$ cat flow/run.sh
#!/bin/bash
# the make line also repeats each setting of config.mk as NAME=value (left out here)
make -C /OpenROAD-flow-scripts/flow DESIGN_CONFIG=/design/flow/config.mk WORK_HOME=/design/flow/orfs CLKGATE_MAP_FILE= finish
$ cat flow/config.mk
export PLATFORM = sky130hd
export DESIGN_NAME = fpadd
export DESIGN_NICKNAME = fpadd
export VERILOG_FILES = /design/flow/design.v
export SDC_FILE = /design/flow/constraint.sdc
export NUM_CORES = 4
export LEC_CHECK = 0
export CAP_MARGIN = 20
export CORE_MARGIN = 2
export CORE_UTILIZATION = 72
export CTS_CLUSTER_DIAMETER = 258
export CTS_CLUSTER_SIZE = 98
export PLACE_DENSITY = 0.39
export SETUP_SLACK_MARGIN = 0.63
export SLEW_MARGIN = 20
export TNS_END_PERCENT = 40
$ cat flow/constraint.sdc
create_clock -name core_clock -period 2.13 [get_ports {clk}]
set_input_delay 0.4260 -clock core_clock [delete_from_list [all_inputs] [get_ports {clk}]]
set_output_delay 0.4260 -clock core_clock [all_outputs]
set_load 0.01 [all_outputs]
$ cat flow/design.v
module fpadd (
    clk, reset, start,
    a, b,
    sum, 
    done
);
    input clk, reset, start;
    input [31:0] a, b;
    output [31:0] sum;
    output done;
    reg sign_a, sign_b, sign_r;
    reg [7:0] exp_a, exp_b, exp_r;
	reg [25:0] mant_a, mant_b;
    reg [25:0] mant_r;
	reg [31:0] sum;  
	reg done;
    reg [23:0] mant_sum;
    parameter IDLE = 3'b000;
    parameter SIGN = 3'b001;
    parameter SHIFT = 3'b010;
    parameter ADD = 3'b011;
	parameter RESSIGN = 3'b100;
    parameter NORM = 3'b101;
    parameter SEARCH = 3'b110;
	parameter FIN = 3'b111;
    reg[2:0] pres_state;
	always @(posedge clk) begin
	    if(reset) begin
			exp_a <= 0; exp_b <= 0; exp_r <= 0;
			mant_a <= 0; mant_b <= 0; mant_r <= 0;
			sign_a <= 0; sign_b <= 0; sign_r <= 0;
			done <= 0; sum <= 0; mant_sum <= 0;
    	end
    	else if(start) begin
	    	sign_a <= a[31];
	    	sign_b <= b[31];
			exp_a <= a[30:23];
			exp_b <= b[30:23];
			mant_a <= {3'b001, a[22:0]};  
			mant_b <= {3'b001, b[22:0]};  
	    	done <= 0;
	    	pres_state <= IDLE;
	    end
	    else begin
	    	case(pres_state)
			IDLE:  
	    	begin
		    	if ((exp_a == 8'b0) && (mant_a[22:0] == 22'b0 && mant_a[23] == 1'b1)) begin
					sum <= {sign_b, exp_b, mant_b[22:0]};
					done <= 1;
					pres_state <= FIN;
		    	end
	    		else if ((exp_b == 8'b0) && (mant_b[22:0] == 22'b0 && mant_b[23] == 1'b1)) begin
					sum <= {sign_a, exp_a, mant_a[22:0]};
					done <= 1;
					pres_state <= FIN;
		    	end
				else if (exp_a == 8'b11111111) begin
					sum <= {sign_a, exp_a, mant_a[22:0]};
					done <= 1;
					pres_state <= FIN;
				end
				else if (exp_b == 8'b11111111) begin
					sum <= {sign_b, exp_b, mant_b[22:0]};
					done <= 1;
					pres_state <= FIN;
				end
				else begin
					pres_state <= SIGN;
				end
			end	
			SIGN:  
			begin
				if (sign_a) begin
					mant_a <= ~mant_a + 1;
				end	
				if (sign_b) begin
					mant_b <= ~mant_b + 1;
				end	
				pres_state <= SHIFT;
			end
			SHIFT:  
			begin
				if(exp_a > exp_b) begin
					mant_b <= {sign_b, mant_b[25:1]};  
					exp_b <= exp_b + 1;
					exp_r <= exp_a;
				end
				else if(exp_a < exp_b) begin
					mant_a <= {sign_a, mant_a[25:1]};  
					exp_a <= exp_a + 1;
					exp_r <= exp_b;
				end
				else
					exp_r <= exp_a;
				pres_state <= (exp_a == exp_b) ? ADD : pres_state;
			end
			ADD:  
			begin
				mant_r <= mant_a + mant_b;
				pres_state <= RESSIGN;
			end
			RESSIGN:  
			begin
				if (mant_r[25] == 1) begin
					sign_r <= 1;
					mant_r <= -mant_r;
				end else begin
					sign_r <= 0;
				end
				pres_state <= NORM;
			end
			NORM:  
			begin
				if (mant_r == 0) begin
					exp_r <= 0;
					pres_state <= FIN;
				end else if ((mant_r[24] == 0) && (mant_r[23] == 1)) begin
					pres_state <= FIN;
				end else if (mant_r[24] == 1) begin
					mant_r <= mant_r >> 1;
					exp_r  <= exp_r + 1;
					pres_state <= FIN;
				end else
					pres_state <= SEARCH;
			end
			SEARCH:  
			begin
				if(mant_r[23] != 1) begin
					mant_r <= mant_r << 1;
					exp_r  <= exp_r - 1;
					pres_state <= SEARCH;
				end else
					pres_state <= FIN;
			end
			FIN:
			begin
				if (!done) begin
					sum <= {sign_r, exp_r, {mant_r[22:0]}};
					done <= 1;
				end
			end
			endcase
	    end
	end
endmodule
==> results.txt, run 1 <==
Status: did not finish
Failing step: 4_1_cts
Log Error: [ERROR DPL-0038] Utilization greater than 100%, impossible to legalize
FP Rows: 45
Top cells by count: dfxtp_1 (145), nand2_1 (129), nor2_1 (125)
Number of flops mapped to enable cells by yosys: 1
Simple share: 0.2256
Routability cong.: 1.030
Yosys Warn Count: 1
Top cells by area: dfxtp_1 (27%), ha_1 (4.8%), a21oi_1 (4.8%), o21ai_0 (4.5%), nand2_1 (4.4%)
Die area: 16190 sq um
IO Port Bufs: 99
Mux share: 0.02265
Area share, top type: 0.2654
IO Pins: 100
Flops out of synthesis: 146
Core Area: 15030 sq um
Synth Area in XOR/XNOR: 0.03924
Net Count, Synth: 1582
Die X: 127.2 um
Cells after synthesis: 1472
DP Wirelength: 37.80 mm
Cell taking the most area after synthesis: dfxtp_1
Dominant combinational family: AND-OR/OR-AND gates
Average size of a mapped cell: 7.429 sq um
Area of the mapped netlist: 10940 sq um
Fa+ha+maj area frac: 0.04989
Aoi share: 0.3220
Post-synth ARST share: 0
Synth cell types: 78
Cells after DPL: 1949
Register share after synthesis: 0.2682
Yosys Chip Area: 10940 sq um
Chip Height: 127.2 um
# Cells Yosys: 1472
Fp_density: 0.7274
Count leader, synth: dfxtp_1
Ys flop type: dfxtp_1
## metrics by stage
stage	TNS (ns)	hold WS [ns]	power [uW]	cell area, sq um	setup slack, ns
floorplan	-25.80	0.4641	5550	11370	-0.6018
global placement	-28.72	0.4610	7111	14400	-0.4838
detailed placement	-47.75	0.4733	7492	14400	-0.6418
==> run 2, diff against run 1 <==
CAP_MARGIN = 5   (was 20)
CTS_CLUSTER_DIAMETER = unset   (was 258)
CTS_CLUSTER_SIZE = 34   (was 98)
PLACE_DENSITY = 0.67   (was 0.39)
SETUP_SLACK_MARGIN = unset   (was 0.63)
TNS_END_PERCENT = unset   (was 40)
clock period = 3.42 ns   (was 2.13 ns; I/O delays follow)
==> results.txt, run 2 <==
Top cells by count: dfxtp_1 (145), nand2_1 (129), nor2_1 (125) (unchanged)
Post-synth ARST share: 0 (unchanged)
FF-to-FF path depth: 10
WHS Endpoint: sum[28]
Vias per cell: 7.286
IO Port Bufs: 99 (unchanged)
Max rail drop VDD: 374.9 uV
CP top delay family: simple AND/OR/NAND/NOR gates
Crit path cell chain: inv_1, ha_1, nor3b_1, and3_1, and4_1, o41ai_1, a21oi_2, nand2_1, buf_4, o22ai_1
Internal: 3934 uW
Hold bufs inserted after CTS: 0
Placed instance area: 12020 sq um (was 14400 sq um)
Status: no timing/DRC/antenna violations (was did not finish)
Bufs and invs on worst path: 2
Critical path's largest stage delay: 0.61 ns
FP Rows: 45 (unchanged)
Wire per inst: 21.64 um
Critical path arrival: 3.47 ns
Final hold violation count: 0
Fill cells: 931
# Cells Yosys: 1472 (unchanged)
Leak: 0.004718 uW
Final Max Tran Viols: 0
Yosys Warn Count: 1 (unchanged)
Clock power share: 0.346
Comb pwr: 1920 uW
Critical Path End Type: flip-flop
Root Driver: clkbuf_16
Final WL: 37.19 mm
Hold Crit Class: reg -> reg
P_sw: 2171 uW
Register share after synthesis: 0.2682 (unchanged)
Worst relative slew slack: 0.3256
Largest Pwr Group: the clock network
Overflow after GRT: 0
H-tree levels: 4
Drt drc: 0
Top cells by area: dfxtp_1 (27%), ha_1 (4.8%), a21oi_1 (4.8%), o21ai_0 (4.5%), nand2_1 (4.4%) (unchanged)
Post-CTS resize count: 0
Synth cell types: 78 (unchanged)
Skew final: 0.009927 ns
Average size of a mapped cell: 7.429 sq um (unchanged)
Aoi share: 0.3220 (unchanged)
CP max stage cell: o41ai_1
CP max FO: 21
P_seq: 2070 uW
Critical path depth in cells: 10
Simple share: 0.2256 (unchanged)
First-pass GRT wire length: 58.19 mm
Max Root-Sink Buffers: 2
Clock buffer count from CTS: 17
Mux share: 0.02265 (unchanged)
Count leader, synth: dfxtp_1 (unchanged)
Logic area: 7211 sq um
DRT Pass-1 Iters: 14
Final setup fails: 0
Startpoint Class: flip-flop
Clk latency late pin: 0.44 ns
Crit path capture: sum[11]
Net Count, Synth: 1582 (unchanged)
Clk slew on worst S/H paths: 0.06 ns
Die X: 127.2 um (unchanged)
Clock net power: 2110 uW
R2R Setup Slk: 0.26 ns
Chip Height: 127.2 um (unchanged)
IO Pins: 100 (unchanged)
Synth Area in XOR/XNOR: 0.03924 (unchanged)
Worst R2R Start: mant_a[1]
Sequential fraction of design power: 0.339
Worst reg2reg endpoint: sum[11]
Antenna viol nets, final: 0
Final #Nets: 1628
Combinational power share: 0.315
Fp_density: 0.7274 (unchanged)
Final Cell Area: 12680 sq um
Power per cell area: 481.5 nW/um^2
Hold Startpoint: sum[28]
Final Util: 0.8434
Cell taking the most area after synthesis: dfxtp_1 (unchanged)
DP Wirelength: 25.64 mm (was 37.80 mm)
Number of flops mapped to enable cells by yosys: 1 (unchanged)
Detailed router's first-iteration violation count: 2214
CTS tree: built
Worst-Margin Slew: 1.012 ns
Fin crit share: 0.9252
WHS Path Cells: 2
Final Power: 6105 uW
# clock sinks: 146
Sw Share: 0.3555
CP required: 3.72 ns
Tot GR Track Use: 0.4484
FF/Latch Area: 2937 sq um
Max-Cap Viols: 0
Critical path class: reg -> reg
Cells after synthesis: 1472 (unchanged)
Area of the mapped netlist: 10940 sq um (unchanged)
Die area: 16190 sq um (unchanged)
Area share, top type: 0.2654 (unchanged)
Total number of vias: 12530
Yosys Chip Area: 10940 sq um (unchanged)
Fa+ha+maj area frac: 0.04989 (unchanged)
TNS Setup: 0 ns
Dominant combinational family: AND-OR/OR-AND gates (unchanged)
Number of antenna violations at the first check in global routing: 2
ANT cells: 0
Routability cong.: 1.011 (was 1.030)
Flops out of synthesis: 146 (unchanged)
Tool warning count: 31
RSZ-0062 raised after global routing: no
Core Area: 15030 sq um (unchanged)
F_max: 0.3160 GHz
Crit path time final: 3.164 ns
Largest net degree at the start of global routing: 75
P&R area growth vs syn: 15.95%
CP startpoint: mant_a[1]
Number of global-route vias before repair: 11230
Ys flop type: dfxtp_1 (unchanged)
Setup repair bufs after CTS: 0
Hold WS: 0.4743 ns
[run 2: through the flow]
step | instances | setup WS, ns
2_1_floorplan | 1472 | 0.5932
3_3_place_gp | 1687 | 0.4212
3_5_place_dp | 1687 | 0.3767
4_1_cts | 1719 | 0.3445
5_1_grt | 1719 | 0.01308
6_report | 1719 | 0.2558
[run 2: final cells by class]
type                            instances  share of cell area
Multi-Input combinational cell       1130              0.5687
Sequential cell                       146              0.2316
Timing Repair Buffer                  148              0.1066
Clock buffer                           20             0.03858
Inverter                               75             0.02220
Tap cell                              188             0.01855
Clock inverter                         12             0.01381
[run 2: per-layer routing]
layer  vias to the layer above  wire length [um]  track usage
met5                         -                27            0
met4                         4              1209       0.1719
met3                       149              5306      0.09338
met2                      1042             16440       0.6958
met1                      5701             14200       0.6163
li1                       5629                 -            -
==> run 3, diff against run 2 <==
ABC_AREA = 1   (was unset)
CAP_MARGIN = 20   (was 5)
CORE_UTILIZATION = 58   (was 72)
CTS_CLUSTER_SIZE = unset   (was 34)
PLACE_DENSITY = unset   (was 0.67)
clock period = 2.07 ns   (was 3.42 ns; I/O delays follow)
==> results.txt, run 3 <==
Top cells by area: dfxtp_1 (24%), nand2_1 (17%), nor2_1 (8.5%), nand3_1 (7.9%), inv_1 (6.8%) (was dfxtp_1 (27%), ha_1 (4.8%), a21oi_1 (4.8%), o21ai_0 (4.5%), nand2_1 (4.4%))
IO Pins: 100 (unchanged)
Internal: 8600 uW (was 3934 uW)
Leak: 0.007665 uW (was 0.004718 uW)
DP Wirelength: 36.34 mm (was 25.64 mm)
Critical Path End Type: flip-flop (unchanged)
Bufs and invs on worst path: 1 (was 2)
CP required: 2.44 ns (was 3.72 ns)
Root Driver: clkbuf_16 (unchanged)
P_sw: 8277 uW (was 2171 uW)
Final #Nets: 2449 (was 1628)
Dominant combinational family: simple AND/OR/NAND/NOR gates (was AND-OR/OR-AND gates)
Total number of vias: 17160 (was 12530)
Count leader, synth: nand2_1 (was dfxtp_1)
RSZ-0062 raised after global routing: yes (was no)
Clk slew on worst S/H paths: 0.08 ns (was 0.06 ns)
FP Rows: 52 (was 45)
Max-Cap Viols: 0 (unchanged)
Yosys Warn Count: 1 (unchanged)
Final WL: 57.22 mm (was 37.19 mm)
Worst R2R Start: mant_b[4] (was mant_a[1])
Synth cell types: 49 (was 78)
Final hold violation count: 0 (unchanged)
Average size of a mapped cell: 5.850 sq um (was 7.429 sq um)
Max Root-Sink Buffers: 2 (unchanged)
Sw Share: 0.4904 (was 0.3555)
Chip Height: 148.4 um (was 127.2 um)
Cells after synthesis: 2067 (was 1472)
IO Port Bufs: 99 (unchanged)
Worst relative slew slack: 0.4870 (was 0.3256)
Crit path capture: sum[13] (was sum[11])
P&R area growth vs syn: 38.88% (was 15.95%)
Clock power share: 0.188 (was 0.346)
Routability cong.: 1.088 (was 1.011)
Crit path time final: 2.393 ns (was 3.164 ns)
First-pass GRT wire length: 74.64 mm (was 58.19 mm)
Number of antenna violations at the first check in global routing: 1 (was 2)
WHS Endpoint: sign_r (was sum[28])
Clk latency late pin: 0.45 ns (was 0.44 ns)
Cell taking the most area after synthesis: dfxtp_1 (unchanged)
DRT Pass-1 Iters: 13 (was 14)
Final setup fails: 63 (was 0)
Critical path class: reg -> reg (unchanged)
Aoi share: 0.1871 (was 0.3220)
Drt drc: 0 (unchanged)
Clock buffer count from CTS: 17 (unchanged)
Vias per cell: 6.543 (was 7.286)
Critical path depth in cells: 12 (was 10)
Cells after DPL: 2554 (was 1687)
Register share after synthesis: 0.2425 (was 0.2682)
Fp_density: 0.5938 (was 0.7274)
Comb pwr: 9770 uW (was 1920 uW)
CP max stage cell: dfxtp_2 (was o41ai_1)
Antenna viol nets, final: 0 (unchanged)
Critical path's largest stage delay: 0.40 ns (was 0.61 ns)
Number of global-route vias before repair: 14360 (was 11230)
Core Area: 20360 sq um (was 15030 sq um)
Status: complete, but fails checks (was no timing/DRC/antenna violations)
Startpoint Class: flip-flop (unchanged)
Skew final: 0.02179 ns (was 0.009927 ns)
H-tree levels: 4 (unchanged)
Crit path cell chain: nor2_1, nand2_1, nor2_4, nand4_1, nand2_4, nand2_8, buf_12, nand2_1, nand3_2, nand2_2, nor2_1, nor2_1 (was inv_1, ha_1, nor3b_1, and3_1, and4_1, o41ai_1, a21oi_2, nand2_1, buf_4, o22ai_1)
Fin crit share: 1.156 (was 0.9252)
Detailed router's first-iteration violation count: 3045 (was 2214)
Worst-Margin Slew: 0.7686 ns (was 1.012 ns)
Net Count, Synth: 2177 (was 1582)
Hold Startpoint: sign_r (was sum[28])
Area share, top type: 0.2400 (was 0.2654)
Final Max Tran Viols: 0 (unchanged)
Max rail drop VDD: 688.7 uV (was 374.9 uV)
Tot GR Track Use: 0.4307 (was 0.4484)
Largest Pwr Group: combinational cells (was the clock network)
Sequential fraction of design power: 0.233 (was 0.339)
CP max FO: 7 (was 21)
CP top delay family: simple AND/OR/NAND/NOR gates (unchanged)
Die X: 148.4 um (was 127.2 um)
Largest net degree at the start of global routing: 59 (was 75)
Final Util: 0.8247 (was 0.8434)
Area of the mapped netlist: 12090 sq um (was 10940 sq um)
CTS tree: built (unchanged)
Flops out of synthesis: 146 (unchanged)
Wire per inst: 21.82 um (was 21.64 um)
Top cells by count: nand2_1 (559), nor2_1 (275), inv_1 (219) (was dfxtp_1 (145), nand2_1 (129), nor2_1 (125))
Tool warning count: 33 (was 31)
TNS Setup: -9.567 ns (was 0 ns)
Critical path arrival: 2.76 ns (was 3.47 ns)
Die area: 22020 sq um (was 16190 sq um)
P_seq: 3940 uW (was 2070 uW)
F_max: 0.4179 GHz (was 0.3160 GHz)
FF-to-FF path depth: 12 (was 10)
Combinational power share: 0.579 (was 0.315)
Setup WS post-layout: -0.3230 ns (was 0.2558 ns)
Ys flop type: dfxtp_1 (unchanged)
WHS Path Cells: 2 (unchanged)
Clock net power: 3170 uW (was 2110 uW)
Worst reg2reg endpoint: sum[13] (was sum[11])
Mux share: 0 (was 0.02265)
R2R Setup Slk: -0.32 ns (was 0.26 ns)
Hold Crit Class: reg -> reg (unchanged)
Post-synth ARST share: 0 (unchanged)
Layout Cells excl Fill: 2623 (was 1719)
Overflow after GRT: 0 (unchanged)
Failed Checks: negative setup slack
Fa+ha+maj area frac: 0.04511 (was 0.04989)
Power per cell area: 1005 nW/um^2 (was 481.5 nW/um^2)
CP startpoint: mant_b[4] (was mant_a[1])
Simple share: 0.3915 (was 0.2256)
Number of flops mapped to enable cells by yosys: 1 (unchanged)
Final Power: 16880 uW (was 6105 uW)
# Cells Yosys: 2067 (was 1472)
Yosys Chip Area: 12090 sq um (was 10940 sq um)
# clock sinks: 146 (unchanged)
Synth Area in XOR/XNOR: 0.02825 (was 0.03924)
Fill cells: 1308 (was 931)
Most used cell, CP: nor2_1
run 3: layout make-up:
cell class / count / area, sq um / area share
repair buffers: 337 / 3142 / 0.1871
well taps: 270 / 337.8 / 0.02011
inverters: 226 / 858.3 / 0.05111
clock inverters: 14 / 138.9 / 0.008269
flip-flops and latches: 146 / 2982 / 0.1775
clock buffers: 18 / 439.2 / 0.02615
multi-input cells: 1611 / 8895 / 0.5296
diodes: 1 / 2.502 / 0.0001490
run 3: routing by layer:
layer	vias up	wire, um	track usage
met5	-	0	0
met4	0	5576	0.2190
met3	572	8499	0.1067
met2	1668	23750	0.6692
met1	7569	19400	0.5561
li1	7353	-	-
run 3: what timing repair did:
item                                    4_1_cts  5_1_grt
hold endpoints to repair                      0        0
setup buffers                                 1       21
gates cloned                                  0       14
pin swaps                                     5       41
endpoints found under the setup margin       49      131
resized                                      25      302
hold buffers                                  0        0
run 3: per-stage QoR:
step / worst slack (ns) / instance area (sq um) / hold WS (ns)
after floorplan: 0.1120 / 12090 / 0.4281
final: -0.3230 / 16790 / 0.4710
after detailed placement: -0.2203 / 14640 / 0.4519
after CTS: -0.04062 / 15320 / 0.4692
after global placement: -0.1669 / 14640 / 0.4451
after global routing: -0.3305 / 16790 / 0.4823
==> run 4, diff against run 3 <==
ABC_AREA = unset   (was 1)
CORE_UTILIZATION = 62   (was 58)
CTS_CLUSTER_DIAMETER = 258   (was unset)
CTS_CLUSTER_SIZE = 98   (was unset)
clock period = 2.0 ns   (was 2.07 ns; I/O delays follow)
==> results.txt, run 4 <==
Die area: 18720 sq um (was 22020 sq um)
Simple share: 0.2256 (was 0.3915)
Log Error: [ERROR DPL-0033] detailed placement checks failed during check placement.
Cells after DPL: 2002 (was 2554)
Failing step: 4_1_cts
Synth cell types: 78 (was 49)
Core Area: 17300 sq um (was 20360 sq um)
IO Pins: 100 (unchanged)
Area of the mapped netlist: 10940 sq um (was 12090 sq um)
Setup WS pre-CTS: -0.6862 ns (was -0.2203 ns)
Mux share: 0.02265 (was 0)
Cells after synthesis: 1472 (was 2067)
Yosys Chip Area: 10940 sq um (was 12090 sq um)
Count leader, synth: dfxtp_1 (was nand2_1)
Status: did not finish (was complete, but fails checks)
Aoi share: 0.3220 (was 0.1871)
Top cells by count: dfxtp_1 (145), nand2_1 (129), nor2_1 (125) (was nand2_1 (559), nor2_1 (275), inv_1 (219))
Yosys Warn Count: 1 (unchanged)
Die X: 136.8 um (was 148.4 um)
Area share, top type: 0.2654 (was 0.2400)
Register share after synthesis: 0.2682 (was 0.2425)
IO Port Bufs: 99 (unchanged)
Top cells by area: dfxtp_1 (27%), ha_1 (4.8%), a21oi_1 (4.8%), o21ai_0 (4.5%), nand2_1 (4.4%) (was dfxtp_1 (24%), nand2_1 (17%), nor2_1 (8.5%), nand3_1 (7.9%), inv_1 (6.8%))
Net Count, Synth: 1582 (was 2177)
Ys flop type: dfxtp_1 (unchanged)
Number of flops mapped to enable cells by yosys: 1 (unchanged)
Cell taking the most area after synthesis: dfxtp_1 (unchanged)
Synth Area in XOR/XNOR: 0.03924 (was 0.02825)
Average size of a mapped cell: 7.429 sq um (was 5.850 sq um)
DP Wirelength: 32.15 mm (was 36.34 mm)
Fa+ha+maj area frac: 0.04989 (was 0.04511)
FP Rows: 48 (was 52)
Fp_density: 0.6322 (was 0.5938)
Placed instance area: 14870 sq um (was 14640 sq um)
Post-synth ARST share: 0 (unchanged)
Dominant combinational family: AND-OR/OR-AND gates (was simple AND/OR/NAND/NOR gates)
Routability cong.: 1.028 (was 1.088)
Flops out of synthesis: 146 (unchanged)
# Cells Yosys: 1472 (was 2067)
Chip Height: 136.8 um (was 148.4 um)
-- run 4: per-stage QoR --
step / hold WS (ns) / utilization
detailed placement: 0.4714 / 0.8594
global placement: 0.4708 / 0.8594
floorplan: 0.4633 / -
==> run 5, diff against run 4 <==
ABC_AREA = 0   (was unset)
CAP_MARGIN = 5   (was 20)
CELL_PAD_IN_SITES_DETAIL_PLACEMENT = 0   (was unset)
CORE_MARGIN = 5   (was 2)
CORE_UTILIZATION = 72   (was 62)
CTS_CLUSTER_DIAMETER = 123   (was 258)
CTS_CLUSTER_SIZE = unset   (was 98)
GPL_ROUTABILITY_DRIVEN = 0   (was unset)
GPL_TIMING_DRIVEN = 0   (was unset)
MAX_ROUTING_LAYER = met5   (was unset)
SETUP_SLACK_MARGIN = 0.25   (was unset)
clock period = 4.55 ns   (was 2.0 ns; I/O delays follow)
==> results.txt, run 5 <==
Area of the mapped netlist: 10940 sq um (unchanged)
Max rail drop VDD: 314.3 uV
Critical path arrival: 4.06 ns
Largest net degree at the start of global routing: 17
Skew final: 0.01315 ns
Worst-Margin Slew: 1.148 ns
DP Wirelength: 30.39 mm (was 32.15 mm)
Tot GR Track Use: 0.4589
Cell taking the most area after synthesis: dfxtp_1 (unchanged)
Number of antenna violations at the first check in global routing: 0
Yosys Chip Area: 10940 sq um (unchanged)
Net Count, Synth: 1582 (unchanged)
Max-Cap Viols: 0
DRT Pass-1 Iters: 17
Final setup fails: 0
Fin crit share: 0.8214
Drt drc: 0
Number of global-route vias before repair: 11950
Post-synth ARST share: 0 (unchanged)
Yosys Warn Count: 1 (unchanged)
Clock net power: 1570 uW
Sw Share: 0.3727
RSZ-0062 raised after global routing: no
Wire per inst: 23.92 um
Critical path depth in cells: 8
# Cells Yosys: 1472 (unchanged)
Top cells by area: dfxtp_1 (27%), ha_1 (4.8%), a21oi_1 (4.8%), o21ai_0 (4.5%), nand2_1 (4.4%) (unchanged)
Fp_density: 0.7274 (was 0.6322)
First-pass GRT wire length: 64.74 mm
Clk latency late pin: 0.45 ns
Startpoint Class: primary input
Crit path cell chain: clkdlybuf4s50_1, clkbuf_1, nor4b_1, and2_1, clkbuf_1, clkbuf_1, nor2_1, a311oi_1
Final WL: 42.81 mm
Bufs and invs on worst path: 4
Max Root-Sink Buffers: 2
Die X: 133.2 um (was 136.8 um)
TNS Setup: 0 ns
F_max: 0.2676 GHz
Register share after synthesis: 0.2682 (unchanged)
Clock buffer count from CTS: 17
Setup repair bufs after CTS: 0
Number of flops mapped to enable cells by yosys: 1 (unchanged)
Post-CTS resize count: 0
CP startpoint: start
Worst R2R Start: exp_b[3]
Tool warning count: 31
CP top delay family: buffers and inverters
Largest Pwr Group: the clock network
Combinational power share: 0.328
CP max FO: 10
Core Area: 15030 sq um (was 17300 sq um)
Overflow after GRT: 0
CP max stage cell: nor4b_1
P&R area growth vs syn: 17.05%
Crit path capture: mant_r[17]
WHS Endpoint: sum[4]
Average size of a mapped cell: 7.429 sq um (unchanged)
Top cells by count: dfxtp_1 (145), nand2_1 (129), nor2_1 (125) (unchanged)
Comb pwr: 1520 uW
ANT cells: 0
Final hold violation count: 0
Mux share: 0.02265 (unchanged)
Critical path class: in -> reg
Critical Path End Type: flip-flop
Sequential fraction of design power: 0.332
Final Max Tran Viols: 0
Worst relative slew slack: 0.2349
FF-to-FF path depth: 9
Ys flop type: dfxtp_1 (unchanged)
Setup WS pre-CTS: 0.5963 ns (was -0.6862 ns)
Clk slew on worst S/H paths: 0.06 ns
Leak: 0.004659 uW
Total number of vias: 13480
Hold Crit Class: reg -> reg
Detailed router's first-iteration violation count: 2867
Fa+ha+maj area frac: 0.04989 (unchanged)
Chip Height: 133.2 um (was 136.8 um)
Setup WS post-layout: 0.8125 ns
Critical path's largest stage delay: 0.92 ns
Final #Nets: 1700
Clock power share: 0.339
Synth Area in XOR/XNOR: 0.03924 (unchanged)
Count leader, synth: dfxtp_1 (unchanged)
P_seq: 1540 uW
Cells after synthesis: 1472 (unchanged)
Worst reg2reg endpoint: exp_r[1]
Antenna viol nets, final: 0
P_sw: 1729 uW
Synth cell types: 78 (unchanged)
Final Util: 0.8514
R2R Setup Slk: 0.89 ns
Most used cell, CP: clkbuf_1
CTS tree: built
Crit path time final: 3.738 ns
Area share, top type: 0.2654 (unchanged)
Hold WS: 0.4747 ns
CP required: 4.87 ns
Fill cells: 935
# clock sinks: 146
Simple share: 0.2256 (unchanged)
Status: no timing/DRC/antenna violations (was did not finish)
Root Driver: clkbuf_16
IO Port Bufs: 99 (unchanged)
Hold Startpoint: sum[4]
WHS Path Cells: 2
Power per cell area: 362.4 nW/um^2
Die area: 17750 sq um (was 18720 sq um)
IO Pins: 100 (unchanged)
Internal: 2910 uW
Aoi share: 0.3220 (unchanged)
Dominant combinational family: AND-OR/OR-AND gates (unchanged)
Hold bufs inserted after CTS: 0
H-tree levels: 4
FP Rows: 45 (was 48)
Vias per cell: 7.528
Flops out of synthesis: 146 (unchanged)
-- run 5: routing by layer --
metal / vias up / wire (um) / part of all wire / GRT usage
met3: 359 / 7503 / 0.18 / 0.1609
met2: 1436 / 17400 / 0.41 / 0.6701
li1: 5774 / - / - / -
met1: 5905 / 14450 / 0.34 / 0.5808
met4: 2 / 3438 / 0.080 / 0.2800
met5: - / 24 / 0.00056 / 0
-- run 5: final cells by class --
type                    count  area [sq um]  share of cell area
well taps                 188         235.2             0.01838
plain buffers             121         510.5             0.03988
multi-input cells        1130          7211              0.5633
repair buffers             99         991.0             0.07742
clock inverters            13         209.0             0.01632
flip-flops and latches    146          2933              0.2291
inverters                  75         281.5             0.02199
clock buffers              18         429.2             0.03353
-- run 5: per-stage QoR --
| stage | cell area, sq um | power (uW) | cells |
|---|---|---|---|
| after global routing | 12800 | 4771 | 1790 |
| after global placement | 12160 | 2928 | 1759 |
| after floorplan | 10940 | 2512 | 1472 |
| after CTS | 12800 | 4513 | 1790 |
| after detailed placement | 12160 | 2961 | 1759 |
| final | 12800 | 4639 | 1790 |
==> run 6, diff against run 5 <==
ABC_AREA = unset   (was 0)
CAP_MARGIN = 20   (was 5)
CELL_PAD_IN_SITES_DETAIL_PLACEMENT = unset   (was 0)
CORE_ASPECT_RATIO = 0.5   (was unset)
CORE_MARGIN = 2   (was 5)
CTS_CLUSTER_DIAMETER = 258   (was 123)
CTS_CLUSTER_SIZE = 98   (was unset)
GPL_ROUTABILITY_DRIVEN = unset   (was 0)
GPL_TIMING_DRIVEN = unset   (was 0)
MAX_ROUTING_LAYER = unset   (was met5)
PLACE_DENSITY = 0.39   (was unset)
SETUP_SLACK_MARGIN = -0.17   (was 0.25)
clock period = 1.97 ns   (was 4.55 ns; I/O delays follow)
==> results.txt, run 6 <==
Status: did not finish (was no timing/DRC/antenna violations)
Failing step: 3_5_place_dp
Log Error: [ERROR DPL-0038] Utilization greater than 100%, impossible to legalize
Aoi share: 0.3220 (unchanged)
Routability cong.: 1.097
Register share after synthesis: 0.2682 (unchanged)
Cells after synthesis: 1472 (unchanged)
IO Pins: 100 (unchanged)
Top cells by count: dfxtp_1 (145), nand2_1 (129), nor2_1 (125) (unchanged)
Area share, top type: 0.2654 (unchanged)
Synth Area in XOR/XNOR: 0.03924 (unchanged)
Net Count, Synth: 1582 (unchanged)
Simple share: 0.2256 (unchanged)
Die area: 16250 sq um (was 17750 sq um)
Top cells by area: dfxtp_1 (27%), ha_1 (4.8%), a21oi_1 (4.8%), o21ai_0 (4.5%), nand2_1 (4.4%) (unchanged)
Die X: 178.3 um (was 133.2 um)
Fp_density: 0.7459 (was 0.7274)
Synth cell types: 78 (unchanged)
Average size of a mapped cell: 7.429 sq um (unchanged)
Core Area: 14660 sq um (was 15030 sq um)
Flops out of synthesis: 146 (unchanged)
Count leader, synth: dfxtp_1 (unchanged)
FP Rows: 31 (was 45)
# Cells Yosys: 1472 (unchanged)
Area of the mapped netlist: 10940 sq um (unchanged)
Mux share: 0.02265 (unchanged)
Yosys Chip Area: 10940 sq um (unchanged)
Fa+ha+maj area frac: 0.04989 (unchanged)
Chip Height: 91.15 um (was 133.2 um)
Yosys Warn Count: 1 (unchanged)
IO Port Bufs: 99 (unchanged)
Ys flop type: dfxtp_1 (unchanged)
Dominant combinational family: AND-OR/OR-AND gates (unchanged)
Cell taking the most area after synthesis: dfxtp_1 (unchanged)
Number of flops mapped to enable cells by yosys: 1 (unchanged)
Post-synth ARST share: 0 (unchanged)
run 6: metrics by stage:
stage | total power, uW | setup slack [ns] | cell area, sq um | TNS, ns | instances
global placement | 7774 | -0.6640 | 14700 | -48.81 | 1990
floorplan | 6015 | -0.7616 | 11320 | -39.46 | 1472
==> run 7, diff against run 6 <==
ABC_AREA = 1   (was unset)
CELL_PAD_IN_SITES_GLOBAL_PLACEMENT = 2   (was unset)
CORE_ASPECT_RATIO = unset   (was 0.5)
CORE_MARGIN = 3   (was 2)
CORE_UTILIZATION = 66   (was 72)
CTS_CLUSTER_DIAMETER = 181   (was 258)
CTS_CLUSTER_SIZE = unset   (was 98)
GPL_TIMING_DRIVEN = 1   (was unset)
MIN_ROUTING_LAYER = met1   (was unset)
PLACE_DENSITY = 0.89   (was 0.39)
SETUP_SLACK_MARGIN = unset   (was -0.17)
SLEW_MARGIN = 40   (was 20)
TNS_END_PERCENT = 90   (was unset)
clock period = 3.09 ns   (was 1.97 ns; I/O delays follow)
==> results.txt, run 7 <==
Status: did not finish (unchanged)
Failing step: 3_1_place_gp_skip_io (was 3_5_place_dp)
Log Error: [ERROR GPL-0301] Utilization 145.803 % exceeds 100%. (was [ERROR DPL-0038] Utilization greater than 100%, impossible to legalize)
Dominant combinational family: simple AND/OR/NAND/NOR gates (was AND-OR/OR-AND gates)
FP Rows: 48 (was 31)
Area share, top type: 0.2400 (was 0.2654)
Average size of a mapped cell: 5.850 sq um (was 7.429 sq um)
Die area: 19980 sq um (was 16250 sq um)
Top cells by count: nand2_1 (559), nor2_1 (275), inv_1 (219) (was dfxtp_1 (145), nand2_1 (129), nor2_1 (125))
Register share after synthesis: 0.2425 (was 0.2682)
Synth Area in XOR/XNOR: 0.02825 (was 0.03924)
Yosys Chip Area: 12090 sq um (was 10940 sq um)
Yosys Warn Count: 1 (unchanged)
Ys flop type: dfxtp_1 (unchanged)
Net Count, Synth: 2177 (was 1582)
Aoi share: 0.1871 (was 0.3220)
Post-synth ARST share: 0 (unchanged)
Cell taking the most area after synthesis: dfxtp_1 (unchanged)
Die X: 141.4 um (was 178.3 um)
Area of the mapped netlist: 12090 sq um (was 10940 sq um)
Count leader, synth: nand2_1 (was dfxtp_1)
Mux share: 0 (was 0.02265)
# Cells Yosys: 2067 (was 1472)
Fa+ha+maj area frac: 0.04511 (was 0.04989)
Synth cell types: 49 (was 78)
Number of flops mapped to enable cells by yosys: 1 (unchanged)
Cells after synthesis: 2067 (was 1472)
Simple share: 0.3915 (was 0.2256)
Top cells by area: dfxtp_1 (24%), nand2_1 (17%), nor2_1 (8.5%), nand3_1 (7.9%), inv_1 (6.8%) (was dfxtp_1 (27%), ha_1 (4.8%), a21oi_1 (4.8%), o21ai_0 (4.5%), nand2_1 (4.4%))
Chip Height: 141.4 um (was 91.15 um)
Flops out of synthesis: 146 (unchanged)
Core Area: 17600 sq um (was 14660 sq um)
Fp_density: 0.6872 (was 0.7459)
==> run 8, diff against run 7 <==
ABC_AREA = 0   (was 1)
CAP_MARGIN = 40   (was 20)
CELL_PAD_IN_SITES_GLOBAL_PLACEMENT = unset   (was 2)
CORE_MARGIN = 2   (was 3)
CORE_UTILIZATION = 69   (was 66)
CTS_CLUSTER_DIAMETER = 366   (was 181)
CTS_CLUSTER_SIZE = 20   (was unset)
GPL_ROUTABILITY_DRIVEN = 1   (was unset)
GPL_TIMING_DRIVEN = unset   (was 1)
MIN_ROUTING_LAYER = unset   (was met1)
PLACE_DENSITY = unset   (was 0.89)
SLEW_MARGIN = 20   (was 40)
TNS_END_PERCENT = 70   (was 90)
clock period = 2.68 ns   (was 3.09 ns; I/O delays follow)
==> results.txt, run 8 <==
First-pass GRT wire length: 62.53 mm
Clk latency late pin: 0.45 ns
Clock buffer count from CTS: 17
Cells after DPL: 1823
WHS Endpoint: sum[5]
F_max: 0.3366 GHz
RSZ-0062 raised after global routing: yes
DP Wirelength: 28.60 mm
Mux share: 0.02265 (was 0)
Crit path capture: sum[4]
Hold Crit Class: reg -> reg
FF-to-FF path depth: 10
Worst reg2reg endpoint: sum[4]
Logic area: 7597 sq um
Count leader, synth: dfxtp_1 (was nand2_1)
Worst relative slew slack: 0.3987
P_seq: 2580 uW
Number of antenna violations at the first check in global routing: 2
Worst-Margin Slew: 0.8925 ns
Die area: 16870 sq um (was 19980 sq um)
Status: complete, but fails checks (was did not finish)
Area of the mapped netlist: 10940 sq um (was 12090 sq um)
CP max FO: 8
Yosys Chip Area: 10940 sq um (was 12090 sq um)
Final setup fails: 50
Cells after synthesis: 1472 (was 2067)
Average size of a mapped cell: 7.429 sq um (was 5.850 sq um)
Final Util: 0.8980
CP startpoint: exp_b[7]
Clk slew on worst S/H paths: 0.07 ns
Final Cell Area: 14110 sq um
Register share after synthesis: 0.2682 (was 0.2425)
Final Max Tran Viols: 0
Fp_density: 0.6960 (was 0.6872)
Critical path depth in cells: 10
Root Driver: clkbuf_16
R2R Setup Slk: -0.29 ns
Critical path arrival: 3.27 ns
Overflow after GRT: 0
WHS Path Cells: 2
Skew final: 0.01304 ns
Comb pwr: 3120 uW
Synth Area in XOR/XNOR: 0.03924 (was 0.02825)
Leak: 0.005415 uW
Critical Path End Type: flip-flop
Routability cong.: 1.028
P_sw: 3108 uW
Hold Startpoint: sum[5]
Largest Pwr Group: combinational cells
IO Port Bufs: 99
Aoi share: 0.3220 (was 0.1871)
Setup WS post-layout: -0.2910 ns
Startpoint Class: flip-flop
FF/Latch Area: 2947 sq um
Ys flop type: dfxtp_1 (unchanged)
Final #Nets: 1749
Flops out of synthesis: 146 (unchanged)
Fin crit share: 1.109
Combinational power share: 0.380
Vias per cell: 7.571
Sw Share: 0.3779
FP Rows: 46 (was 48)
Fill cells: 782
Cell taking the most area after synthesis: dfxtp_1 (unchanged)
Top cells by area: dfxtp_1 (27%), ha_1 (4.8%), a21oi_1 (4.8%), o21ai_0 (4.5%), nand2_1 (4.4%) (was dfxtp_1 (24%), nand2_1 (17%), nor2_1 (8.5%), nand3_1 (7.9%), inv_1 (6.8%))
Antenna viol nets, final: 0
CP max stage cell: nand4_1
Largest net degree at the start of global routing: 82
CP required: 2.98 ns
Area share, top type: 0.2654 (was 0.2400)
Max Root-Sink Buffers: 2
M1 WL: 15.56 mm
P&R area growth vs syn: 29.03%
Core Area: 15710 sq um (was 17600 sq um)
Top sig layer: met5
CTS tree: built
Wire per inst: 24.54 um
Post-synth ARST share: 0 (unchanged)
Drt drc: 0
Net Count, Synth: 1582 (was 2177)
Number of flops mapped to enable cells by yosys: 1 (unchanged)
Max rail drop VDD: 474.7 uV
Max-Cap Viols: 0
Critical path's largest stage delay: 0.48 ns
Most used cell, CP: buf_4
Placed instance area: 12980 sq um
Layout Cells excl Fill: 1869
Bufs and invs on worst path: 3
Die X: 129.9 um (was 141.4 um)
Crit path time final: 2.971 ns
Total number of vias: 14150
# clock sinks: 146
Final WL: 45.87 mm
CP top delay family: simple AND/OR/NAND/NOR gates
Final Power: 8225 uW
Clock power share: 0.306
Met3 WL post-DR: 7.541 mm
Setup WS pre-CTS: -0.01556 ns
# Cells Yosys: 1472 (was 2067)
Hold bufs inserted after CTS: 0
Yosys Warn Count: 1 (unchanged)
Simple share: 0.2256 (was 0.3915)
Tot GR Track Use: 0.4733
Clock net power: 2520 uW
Fa+ha+maj area frac: 0.04989 (was 0.04511)
Final hold violation count: 0
Synth cell types: 78 (was 49)
Dominant combinational family: AND-OR/OR-AND gates (was simple AND/OR/NAND/NOR gates)
Failed Checks: negative setup slack
Tool warning count: 34
Sequential fraction of design power: 0.314
Detailed router's first-iteration violation count: 3357
Routed met2 length: 18.84 mm
H-tree levels: 4
Number of global-route vias before repair: 11970
DRT Pass-1 Iters: 14
Worst R2R Start: exp_b[7]
Chip Height: 129.9 um (was 141.4 um)
IO Pins: 100
Power per cell area: 582.9 nW/um^2
Critical path class: reg -> reg
Crit path cell chain: buf_4, nor4_1, nand4_1, nor4_4, buf_4, o41ai_4, a211o_1, nand2_4, clkbuf_16, o22ai_1
Top cells by count: dfxtp_1 (145), nand2_1 (129), nor2_1 (125) (was nand2_1 (559), nor2_1 (275), inv_1 (219))
Internal: 5117 uW
[run 8: timing repair]
item	4_1_cts	5_1_grt
resized	5	77
buffers inserted	1	9
endpoints found under the hold margin	0	0
pin swaps	1	7
gates cloned	0	3
endpoints found under the setup margin	32	83
[run 8: area by class of cell]
cell class,instances,share of cell area
multi-input combinational,1130,0.5384
sequential,146,0.2088
timing repair buffer,269,0.1707
clock buffer,20,0.03166
inverter,75,0.01995
tap,216,0.01915
clock inverter,12,0.01108
antenna,1,0.0001774
[run 8: metal layers]
metal / global-route usage / up-vias
met1: 0.6305 / 6309
met5: 0 / -
met2: 0.7093 / 1517
li1: - / 5871
met4: 0.2486 / 2
met3: 0.1181 / 452
[run 8: per-stage QoR]
step | setup TNS (ns) | hold slack (ns)
global placement | 0 | 0.4645
floorplan | -0.02261 | 0.4633
global route | -8.097 | 0.5020
finish | -8.635 | 0.4768
detailed placement | -0.08242 | 0.4661
CTS | -0.03995 | 0.4780
==> run 9, diff against run 8 <==
ABC_AREA = unset   (was 0)
CAP_MARGIN = 10   (was 40)
CELL_PAD_IN_SITES_DETAIL_PLACEMENT = 0   (was unset)
CORE_ASPECT_RATIO = 0.67   (was unset)
CORE_UTILIZATION = 40   (was 69)
CTS_CLUSTER_DIAMETER = 393   (was 366)
CTS_CLUSTER_SIZE = unset   (was 20)
GPL_ROUTABILITY_DRIVEN = unset   (was 1)
MIN_ROUTING_LAYER = met2   (was unset)
PLACE_DENSITY = 0.46   (was unset)
SETUP_SLACK_MARGIN = 0.85   (was unset)
clock period = 5.0 ns   (was 2.68 ns; I/O delays follow)
==> results.txt, run 9 <==
Wire per inst: 24.03 um (was 24.54 um)
WHS Path Cells: 2 (unchanged)
Aoi share: 0.3220 (unchanged)
Bufs and invs on worst path: 1 (was 3)
Drt drc: 0 (unchanged)
Tool warning count: 31 (was 34)
Chip Height: 139.3 um (was 129.9 um)
Startpoint Class: flip-flop (unchanged)
Critical path depth in cells: 9 (was 10)
Fa+ha+maj area frac: 0.04989 (unchanged)
Die area: 28700 sq um (was 16870 sq um)
Worst relative slew slack: 0.2200 (was 0.3987)
Clock buffer count from CTS: 17 (unchanged)
CP top delay family: simple AND/OR/NAND/NOR gates (unchanged)
IO Port Bufs: 99 (unchanged)
IO Pins: 100 (unchanged)
Synth cell types: 78 (unchanged)
Area of the mapped netlist: 10940 sq um (unchanged)
Cells after synthesis: 1472 (unchanged)
TNS Setup: 0 ns (was -8.635 ns)
R2R Setup Slk: 1.26 ns (was -0.29 ns)
Crit path cell chain: inv_1, ha_1, nor3b_1, nand2_1, or4b_1, nor2_1, o221ai_1, nand2b_1, o32ai_1 (was buf_4, nor4_1, nand4_1, nor4_4, buf_4, o41ai_4, a211o_1, nand2_4, clkbuf_16, o22ai_1)
Top cells by count: dfxtp_1 (145), nand2_1 (129), nor2_1 (125) (unchanged)
Dominant combinational family: AND-OR/OR-AND gates (unchanged)
Logic area: 7216 sq um (was 7597 sq um)
Clk slew on worst S/H paths: 0.08 ns (was 0.07 ns)
DP Wirelength: 30.24 mm (was 28.60 mm)
Mux share: 0.02265 (unchanged)
P_sw: 1657 uW (was 3108 uW)
CP required: 5.37 ns (was 2.98 ns)
Root Driver: clkbuf_16 (unchanged)
Setup repair bufs after CTS: 0 (was 1)
Worst R2R Start: mant_r[1] (was exp_b[7])
CP startpoint: mant_r[1] (was exp_b[7])
Setup WS post-layout: 1.262 ns (was -0.2910 ns)
M1 WL: 0 um (was 15.56 mm)
Area share, top type: 0.2654 (unchanged)
P_seq: 1450 uW (was 2580 uW)
CTS tree: built (unchanged)
Final setup fails: 0 (was 50)
Antenna viol nets, final: 0 (unchanged)
Internal: 2681 uW (was 5117 uW)
Setup WS pre-CTS: 1.194 ns (was -0.01556 ns)
Worst-Margin Slew: 1.170 ns (was 0.8925 ns)
Tot GR Track Use: 0.4688 (was 0.4733)
Register share after synthesis: 0.2682 (unchanged)
Number of flops mapped to enable cells by yosys: 1 (unchanged)
WHS Endpoint: sum[4] (was sum[5])
CP max FO: 11 (was 8)
Final WL: 44.93 mm (was 45.87 mm)
Critical Path End Type: flip-flop (unchanged)
Number of antenna violations at the first check in global routing: 0 (was 2)
Post-CTS resize count: 0 (was 5)
Synth Area in XOR/XNOR: 0.03924 (unchanged)
Core Area: 26850 sq um (was 15710 sq um)
P&R area growth vs syn: 16.42% (was 29.03%)
Clock net power: 1540 uW (was 2520 uW)
H-tree levels: 4 (unchanged)
Critical path arrival: 4.11 ns (was 3.27 ns)
Critical path's largest stage delay: 0.63 ns (was 0.48 ns)
Simple share: 0.2256 (unchanged)
# clock sinks: 146 (unchanged)
Max Root-Sink Buffers: 2 (unchanged)
FF-to-FF path depth: 9 (was 10)
Clock power share: 0.355 (was 0.306)
RSZ-0062 raised after global routing: no (was yes)
Yosys Chip Area: 10940 sq um (unchanged)
Die X: 206 um (was 129.9 um)
Largest Pwr Group: the clock network (was combinational cells)
Cell taking the most area after synthesis: dfxtp_1 (unchanged)
Count leader, synth: dfxtp_1 (unchanged)
Top sig layer: met5 (unchanged)
Fp_density: 0.4072 (was 0.6960)
FF/Latch Area: 2937 sq um (was 2947 sq um)
Detailed router's first-iteration violation count: 3493 (was 3357)
Flops out of synthesis: 146 (unchanged)
Hold WS: 0.4779 ns (was 0.4768 ns)
Net Count, Synth: 1582 (unchanged)
Routed met2 length: 18.51 mm (was 18.84 mm)
Number of global-route vias before repair: 17370 (was 11970)
Final Max Tran Viols: 0 (unchanged)
Power per cell area: 340.8 nW/um^2 (was 582.9 nW/um^2)
Vias per cell: 8.789 (was 7.571)
Combinational power share: 0.311 (was 0.380)
Clk latency late pin: 0.47 ns (was 0.45 ns)
Met3 WL post-DR: 21.76 mm (was 7.541 mm)
Crit path time final: 3.738 ns (was 2.971 ns)
Sw Share: 0.3820 (was 0.3779)
Post-synth ARST share: 0 (unchanged)
Worst reg2reg endpoint: exp_r[6] (was sum[4])
Total number of vias: 16440 (was 14150)
Hold bufs inserted after CTS: 0 (unchanged)
F_max: 0.2675 GHz (was 0.3366 GHz)
Crit path capture: exp_r[6] (was sum[4])
# Cells Yosys: 1472 (unchanged)
Skew final: 0.01245 ns (was 0.01304 ns)
Max rail drop VDD: 201.1 uV (was 474.7 uV)
FP Rows: 49 (was 46)
Sequential fraction of design power: 0.334 (was 0.314)
DRT Pass-1 Iters: 14 (unchanged)
Overflow after GRT: 0 (unchanged)
Final #Nets: 1605 (was 1749)
Yosys Warn Count: 1 (unchanged)
Critical path class: reg -> reg (unchanged)
Status: no timing/DRC/antenna violations (was complete, but fails checks)
Average size of a mapped cell: 7.429 sq um (unchanged)
CP max stage cell: or4b_1 (was nand4_1)
Largest net degree at the start of global routing: 81 (was 82)
Fill cells: 2686 (was 782)
Final hold violation count: 0 (unchanged)
First-pass GRT wire length: 67.75 mm (was 62.53 mm)
Ys flop type: dfxtp_1 (unchanged)
Leak: 0.004607 uW (was 0.005415 uW)
Top cells by area: dfxtp_1 (27%), ha_1 (4.8%), a21oi_1 (4.8%), o21ai_0 (4.5%), nand2_1 (4.4%) (unchanged)
Comb pwr: 1350 uW (was 3120 uW)
Routability cong.: 0.9766 (was 1.028)
Max-Cap Viols: 0 (unchanged)
Hold Crit Class: reg -> reg (unchanged)
Hold Startpoint: sum[4] (was sum[5])
Fin crit share: 0.7476 (was 1.109)
-- run 9: layout make-up --
type                       instances  share of cell area
antenna                            5           0.0009828
clock buffer                      24             0.04029
clock inverter                     8             0.01150
inverter                          75             0.02211
multi-input combinational       1130              0.5668
sequential                       146              0.2307
tap                              357             0.03509
timing repair buffer             125             0.09258
-- run 9: through the flow --
step                instance area [sq um]  power [uW]  std cells    util
floorplan                           10940        2286       1472       -
global placement                    12050        2700       1833  0.4489
detailed placement                  12060        2693       1833  0.4490
CTS                                 12720        4183       1865  0.4735
global route                        12720        4492       1865  0.4736
finish                              12730        4339       1870  0.4741
-- run 9: layer usage --
layer | vias up | global-route usage
met5 | - | 0.4065
met4 | 45 | 0.1098
met3 | 573 | 0.7304
met2 | 4725 | 0.4467
met1 | 5547 | -
li1 | 5545 | -
==> run 10, diff against run 9 <==
ABC_AREA = 0   (was unset)
CAP_MARGIN = 25   (was 10)
CORE_ASPECT_RATIO = 0.5   (was 0.67)
CORE_MARGIN = 9   (was 2)
CORE_UTILIZATION = 55   (was 40)
CTS_CLUSTER_DIAMETER = 53   (was 393)
CTS_CLUSTER_SIZE = 20   (was unset)
GPL_ROUTABILITY_DRIVEN = 0   (was unset)
MAX_ROUTING_LAYER = met4   (was unset)
PLACE_DENSITY = 0.53   (was 0.46)
SETUP_SLACK_MARGIN = 0.77   (was 0.85)
clock period = 3.11 ns   (was 5.0 ns; I/O delays follow)
==> results.txt, run 10 <==
Failing step: 5_1_grt
Number of flops mapped to enable cells by yosys: 1 (unchanged)
Area share, top type: 0.2654 (unchanged)
Synth cell types: 78 (unchanged)
Tot GR Track Use: 0.6438
Core Area: 18960 sq um (was 26850 sq um)
DP Wirelength: 30.37 mm (was 30.24 mm)
Synth Area in XOR/XNOR: 0.03924 (unchanged)
IO Pins: 100 (unchanged)
Yosys Warn Count: 1 (unchanged)
Ys flop type: dfxtp_1 (unchanged)
Cells after synthesis: 1472 (unchanged)
# clock sinks: 146 (unchanged)
Mux share: 0.02265 (unchanged)
Hold bufs inserted after CTS: 0 (unchanged)
Simple share: 0.2256 (unchanged)
Dominant combinational family: AND-OR/OR-AND gates (unchanged)
Register share after synthesis: 0.2682 (unchanged)
Max Root-Sink Buffers: 2 (unchanged)
Status: did not finish (was no timing/DRC/antenna violations)
Die X: 217.4 um (was 206 um)
FP Rows: 35 (was 49)
Log Error: [ERROR GRT-0116] Global routing finished with congestion. Check the congestion regions in the DRC Viewer.
Top cells by count: dfxtp_1 (145), nand2_1 (129), nor2_1 (125) (unchanged)
Fa+ha+maj area frac: 0.04989 (unchanged)
Die area: 25590 sq um (was 28700 sq um)
Area of the mapped netlist: 10940 sq um (unchanged)
Cell taking the most area after synthesis: dfxtp_1 (unchanged)
Count leader, synth: dfxtp_1 (unchanged)
Overflow after GRT: 71
Chip Height: 117.7 um (was 139.3 um)
# Cells Yosys: 1472 (unchanged)
Net Count, Synth: 1582 (unchanged)
Post-synth ARST share: 0 (unchanged)
Fp_density: 0.5767 (was 0.4072)
H-tree levels: 4 (unchanged)
IO Port Bufs: 99 (unchanged)
Clock buffer count from CTS: 17 (unchanged)
Yosys Chip Area: 10940 sq um (unchanged)
Flops out of synthesis: 146 (unchanged)
Root Driver: clkbuf_16 (unchanged)
Aoi share: 0.3220 (unchanged)
Top cells by area: dfxtp_1 (27%), ha_1 (4.8%), a21oi_1 (4.8%), o21ai_0 (4.5%), nand2_1 (4.4%) (unchanged)
Average size of a mapped cell: 7.429 sq um (unchanged)
run 10: routing by layer:
metal | GRT overflow | GRT usage
met5 | - | -
met4 | 0 | 0.3292
met3 | 68 | 0.7984
met2 | 3 | 0.6685
met1 | - | -
run 10: through the flow:
stage               hold slack (ns)  std cells  cell area [sq um]  setup slack [ns]
floorplan                    0.4633       1472              11050            0.3782
global placement             0.4621       1794              12520            0.3164
detailed placement           0.4635       1794              12520            0.2136
CTS                          0.4727       1880              14470            0.3211
run 10: what timing repair did:
item / CTS
pin swaps: 56
gates cloned: 6
hold endpoints to repair: 0
buffers inserted: 48
endpoints found under the setup margin: 120
gates resized: 203
==> run 11, diff against run 10 <==
CAP_MARGIN = 20   (was 25)
CELL_PAD_IN_SITES_DETAIL_PLACEMENT = unset   (was 0)
CORE_ASPECT_RATIO = unset   (was 0.5)
CORE_MARGIN = 2   (was 9)
CORE_UTILIZATION = 70   (was 55)
CTS_CLUSTER_DIAMETER = 363   (was 53)
CTS_CLUSTER_SIZE = 37   (was 20)
GPL_ROUTABILITY_DRIVEN = unset   (was 0)
MAX_ROUTING_LAYER = unset   (was met4)
MIN_ROUTING_LAYER = unset   (was met2)
PLACE_DENSITY = unset   (was 0.53)
SETUP_SLACK_MARGIN = unset   (was 0.77)
TNS_END_PERCENT = unset   (was 70)
clock period = 2.34 ns   (was 3.11 ns; I/O delays follow)
==> results.txt, run 11 <==
Top cells by area: dfxtp_1 (27%), ha_1 (4.8%), a21oi_1 (4.8%), o21ai_0 (4.5%), nand2_1 (4.4%) (unchanged)
Status: did not finish (unchanged)
Yosys Chip Area: 10940 sq um (unchanged)
FP Rows: 45 (was 35)
Yosys Warn Count: 1 (unchanged)
Aoi share: 0.3220 (unchanged)
Die X: 129.0 um (was 217.4 um)
# Cells Yosys: 1472 (unchanged)
Fp_density: 0.7167 (was 0.5767)
Count leader, synth: dfxtp_1 (unchanged)
Log Error: [ERROR DPL-0038] Utilization greater than 100%, impossible to legalize (was [ERROR GRT-0116] Global routing finished with congestion. Check the congestion regions in the DRC Viewer.)
Dominant combinational family: AND-OR/OR-AND gates (unchanged)
Area of the mapped netlist: 10940 sq um (unchanged)
Placed instance area: 13880 sq um (was 12520 sq um)
Chip Height: 129.0 um (was 117.7 um)
Number of flops mapped to enable cells by yosys: 1 (unchanged)
Top cells by count: dfxtp_1 (145), nand2_1 (129), nor2_1 (125) (unchanged)
Failing step: 4_1_cts (was 5_1_grt)
Cells after synthesis: 1472 (unchanged)
Flops out of synthesis: 146 (unchanged)
Synth Area in XOR/XNOR: 0.03924 (unchanged)
Synth cell types: 78 (unchanged)
DP Wirelength: 31.22 mm (was 30.37 mm)
Register share after synthesis: 0.2682 (unchanged)
Routability cong.: 1.027
Die area: 16640 sq um (was 25590 sq um)
Fa+ha+maj area frac: 0.04989 (unchanged)
Average size of a mapped cell: 7.429 sq um (unchanged)
Core Area: 15260 sq um (was 18960 sq um)
Area share, top type: 0.2654 (unchanged)
Mux share: 0.02265 (unchanged)
Net Count, Synth: 1582 (unchanged)
IO Pins: 100 (unchanged)
Simple share: 0.2256 (unchanged)
Post-synth ARST share: 0 (unchanged)
Cell taking the most area after synthesis: dfxtp_1 (unchanged)
Ys flop type: dfxtp_1 (unchanged)
IO Port Bufs: 99 (unchanged)
[run 11: through the flow]
| step | setup slack [ns] | total power [uW] | cells |
|---|---|---|---|
| after detailed placement | -0.3218 | 6466 | 1924 |
| after global placement | -0.2284 | 6291 | 1924 |
| after floorplan | -0.3918 | 4935 | 1472 |
==> run 12, diff against run 11 <==
CORE_UTILIZATION = 69   (was 70)
CTS_CLUSTER_DIAMETER = unset   (was 363)
CTS_CLUSTER_SIZE = 73   (was 37)
HOLD_SLACK_MARGIN = -0.08   (was unset)
PLACE_DENSITY_LB_ADDON = 0.01   (was unset)
SETUP_SLACK_MARGIN = 0.75   (was unset)
clock period = 2.67 ns   (was 2.34 ns; I/O delays follow)
==> results.txt, run 12 <==
Average size of a mapped cell: 7.429 sq um (unchanged)
Die X: 129.9 um (was 129.0 um)
Routability cong.: 1.003 (was 1.027)
Chip Height: 129.9 um (was 129.0 um)
Number of flops mapped to enable cells by yosys: 1 (unchanged)
Log Error: [ERROR DPL-0033] detailed placement checks failed during check placement. (was [ERROR DPL-0038] Utilization greater than 100%, impossible to legalize)
Fp_density: 0.6960 (was 0.7167)
Flops out of synthesis: 146 (unchanged)
DP Wirelength: 27.91 mm (was 31.22 mm)
Area of the mapped netlist: 10940 sq um (unchanged)
IO Pins: 100 (unchanged)
Mux share: 0.02265 (unchanged)
Synth Area in XOR/XNOR: 0.03924 (unchanged)
Aoi share: 0.3220 (unchanged)
Synth cell types: 78 (unchanged)
Ys flop type: dfxtp_1 (unchanged)
Net Count, Synth: 1582 (unchanged)
Count leader, synth: dfxtp_1 (unchanged)
IO Port Bufs: 99 (unchanged)
Cell taking the most area after synthesis: dfxtp_1 (unchanged)
Core Area: 15710 sq um (was 15260 sq um)
# Cells Yosys: 1472 (unchanged)
Top cells by count: dfxtp_1 (145), nand2_1 (129), nor2_1 (125) (unchanged)
Post-synth ARST share: 0 (unchanged)
Fa+ha+maj area frac: 0.04989 (unchanged)
Die area: 16870 sq um (was 16640 sq um)
Status: did not finish (unchanged)
Yosys Warn Count: 1 (unchanged)
FP Rows: 46 (was 45)
Failing step: 4_1_cts (unchanged)
Dominant combinational family: AND-OR/OR-AND gates (unchanged)
Simple share: 0.2256 (unchanged)
Yosys Chip Area: 10940 sq um (unchanged)
Cells after synthesis: 1472 (unchanged)
Area share, top type: 0.2654 (unchanged)
Top cells by area: dfxtp_1 (27%), ha_1 (4.8%), a21oi_1 (4.8%), o21ai_0 (4.5%), nand2_1 (4.4%) (unchanged)
Register share after synthesis: 0.2682 (unchanged)
## run 12: through the flow
stage | cells | total power [uW] | util | cell area [sq um] | worst slack, ns
3_5_place_dp | 1770 | 5468 | 0.8473 | 13310 | -0.05644
3_3_place_gp | 1770 | 5356 | 0.8473 | 13310 | 0.04902
2_1_floorplan | 1472 | 4689 | - | 11910 | -0.06165
==> run 13, diff against run 12 <==
CORE_ASPECT_RATIO = 1.77   (was unset)
CORE_UTILIZATION = 21   (was 69)
CTS_CLUSTER_DIAMETER = 167   (was unset)
CTS_CLUSTER_SIZE = unset   (was 73)
GPL_ROUTABILITY_DRIVEN = 0   (was unset)
HOLD_SLACK_MARGIN = 0.05   (was -0.08)
MIN_ROUTING_LAYER = met1   (was unset)
PLACE_DENSITY_LB_ADDON = unset   (was 0.01)
SETUP_SLACK_MARGIN = unset   (was 0.75)
clock period = 5.91 ns   (was 2.67 ns; I/O delays follow)
==> results.txt, run 13 <==
Status: no timing/DRC/antenna violations (was did not finish)
Detailed router's first-iteration violation count: 978
Top cells by count: dfxtp_1 (145), nand2_1 (129), nor2_1 (125) (unchanged)
R2R Setup Slk: 2.35 ns
Post-synth ARST share: 0 (unchanged)
Setup repair bufs after CTS: 0
Register share after synthesis: 0.2682 (unchanged)
Antenna viol nets, final: 0
Combinational power share: 0.310
Yosys Warn Count: 1 (unchanged)
Final WL: 41.96 mm
Crit path capture: exp_r[2]
Net Count, Synth: 1582 (unchanged)
Critical Path End Type: flip-flop
Skew final: 0.01021 ns
FP Rows: 111 (was 46)
Clock buffer count from CTS: 17
CP top delay family: simple AND/OR/NAND/NOR gates
Internal: 2149 uW
Max Root-Sink Buffers: 2
Total number of vias: 11830
Number of global-route vias before repair: 11370
Vias per cell: 5.433
Final setup fails: 0
Mux share: 0.02265 (unchanged)
WHS Endpoint: sum[9]
Fin crit share: 0.6020
Critical path's largest stage delay: 0.64 ns
Flops out of synthesis: 146 (unchanged)
CTS tree: built
CP required: 6.25 ns
Worst R2R Start: mant_r[1]
Average size of a mapped cell: 7.429 sq um (unchanged)
Cells after synthesis: 1472 (unchanged)
DP Wirelength: 31.12 mm (was 27.91 mm)
Clock power share: 0.332
Top sig layer: met4
Ys flop type: dfxtp_1 (unchanged)
Post-CTS resize count: 0
Final Util: 0.2516
Met3 WL post-DR: 2.230 mm
DRT Pass-1 Iters: 8
Largest net degree at the start of global routing: 68
Crit path cell chain: inv_1, ha_1, nor3b_1, nand2_1, or4b_1, nor2_1, o221ai_1, nand2b_1, o32ai_1
Wire per inst: 19.27 um
FF-to-FF path depth: 9
Worst-Margin Slew: 1.032 ns
TNS Setup: 0 ns
Critical path arrival: 3.90 ns
Synth Area in XOR/XNOR: 0.03924 (unchanged)
Worst reg2reg endpoint: exp_r[2]
Fp_density: 0.2117 (was 0.6960)
Die X: 175.5 um (was 129.9 um)
Core Area: 51660 sq um (was 15710 sq um)
Leak: 0.004532 uW
Dominant combinational family: AND-OR/OR-AND gates (unchanged)
Bufs and invs on worst path: 1
Worst relative slew slack: 0.3118
Critical path depth in cells: 9
Final Power: 3400 uW
M1 WL: 15.91 mm
Max-Cap Viols: 0
Hold Startpoint: sum[9]
Fa+ha+maj area frac: 0.04989 (unchanged)
# Cells Yosys: 1472 (unchanged)
Final hold violation count: 0
Simple share: 0.2256 (unchanged)
Area share, top type: 0.2654 (unchanged)
CP max FO: 11
ANT cells: 0
CP startpoint: mant_r[1]
Final Max Tran Viols: 0
IO Pins: 100 (unchanged)
WHS Path Cells: 2
Area of the mapped netlist: 10940 sq um (unchanged)
CP max stage cell: or4b_1
Clock net power: 1130 uW
Sw Share: 0.3678
RSZ-0062 raised after global routing: no
Die area: 53990 sq um (was 16870 sq um)
Startpoint Class: flip-flop
Max rail drop VDD: 218.1 uV
Largest Pwr Group: registers
Drt drc: 0
Clk slew on worst S/H paths: 0.07 ns
Overflow after GRT: 0
Hold bufs inserted after CTS: 0
Power per cell area: 261.6 nW/um^2
Critical path class: reg -> reg
Chip Height: 307.6 um (was 129.9 um)
Final #Nets: 1598
Hold Crit Class: reg -> reg
P_seq: 1220 uW
Crit path time final: 3.558 ns
Cell taking the most area after synthesis: dfxtp_1 (unchanged)
Aoi share: 0.3220 (unchanged)
First-pass GRT wire length: 64.49 mm
H-tree levels: 4
Tot GR Track Use: 0.1517
Synth cell types: 78 (unchanged)
Number of antenna violations at the first check in global routing: 0
F_max: 0.2811 GHz
Root Driver: clkbuf_16
P_sw: 1251 uW
P&R area growth vs syn: 18.84%
Tool warning count: 29
Clk latency late pin: 0.45 ns
# clock sinks: 146
Count leader, synth: dfxtp_1 (unchanged)
Routed met2 length: 21.44 mm
Number of flops mapped to enable cells by yosys: 1 (unchanged)
Top cells by area: dfxtp_1 (27%), ha_1 (4.8%), a21oi_1 (4.8%), o21ai_0 (4.5%), nand2_1 (4.4%) (unchanged)
Comb pwr: 1050 uW
Yosys Chip Area: 10940 sq um (unchanged)
Sequential fraction of design power: 0.358
IO Port Bufs: 99 (unchanged)
run 13: cell type report:
class	instances	area, sq um
fill	5699	38670
multi-input combinational	1130	7219
sequential	146	2937
timing repair buffer	118	1129
tap	678	848.3
clock buffer	20	446.7
inverter	75	281.5
clock inverter	10	135.1
run 13: per-stage QoR:
| step | worst slack, ns | hold WS, ns | std cells | instance area [sq um] |
|---|---|---|---|---|
| final | 2.352 | 0.4835 | 2177 | 13000 |
| after global routing | 2.039 | 0.5060 | 2177 | 13000 |
| after CTS | 2.357 | 0.4846 | 2177 | 12990 |
| after detailed placement | 2.247 | 0.4751 | 2147 | 12410 |
| after global placement | 2.254 | 0.4728 | 2147 | 12410 |
| after floorplan | 2.928 | 0.4633 | 1472 | 10940 |
run 13: per-layer routing:
layer,GRT usage,vias to the layer above
met5,0,-
met4,0.09840,0
met3,0.01704,120
met2,0.2752,524
met1,0.1656,5601
li1,-,5582
No activity file was given, so power comes from the tool's default toggle rates.
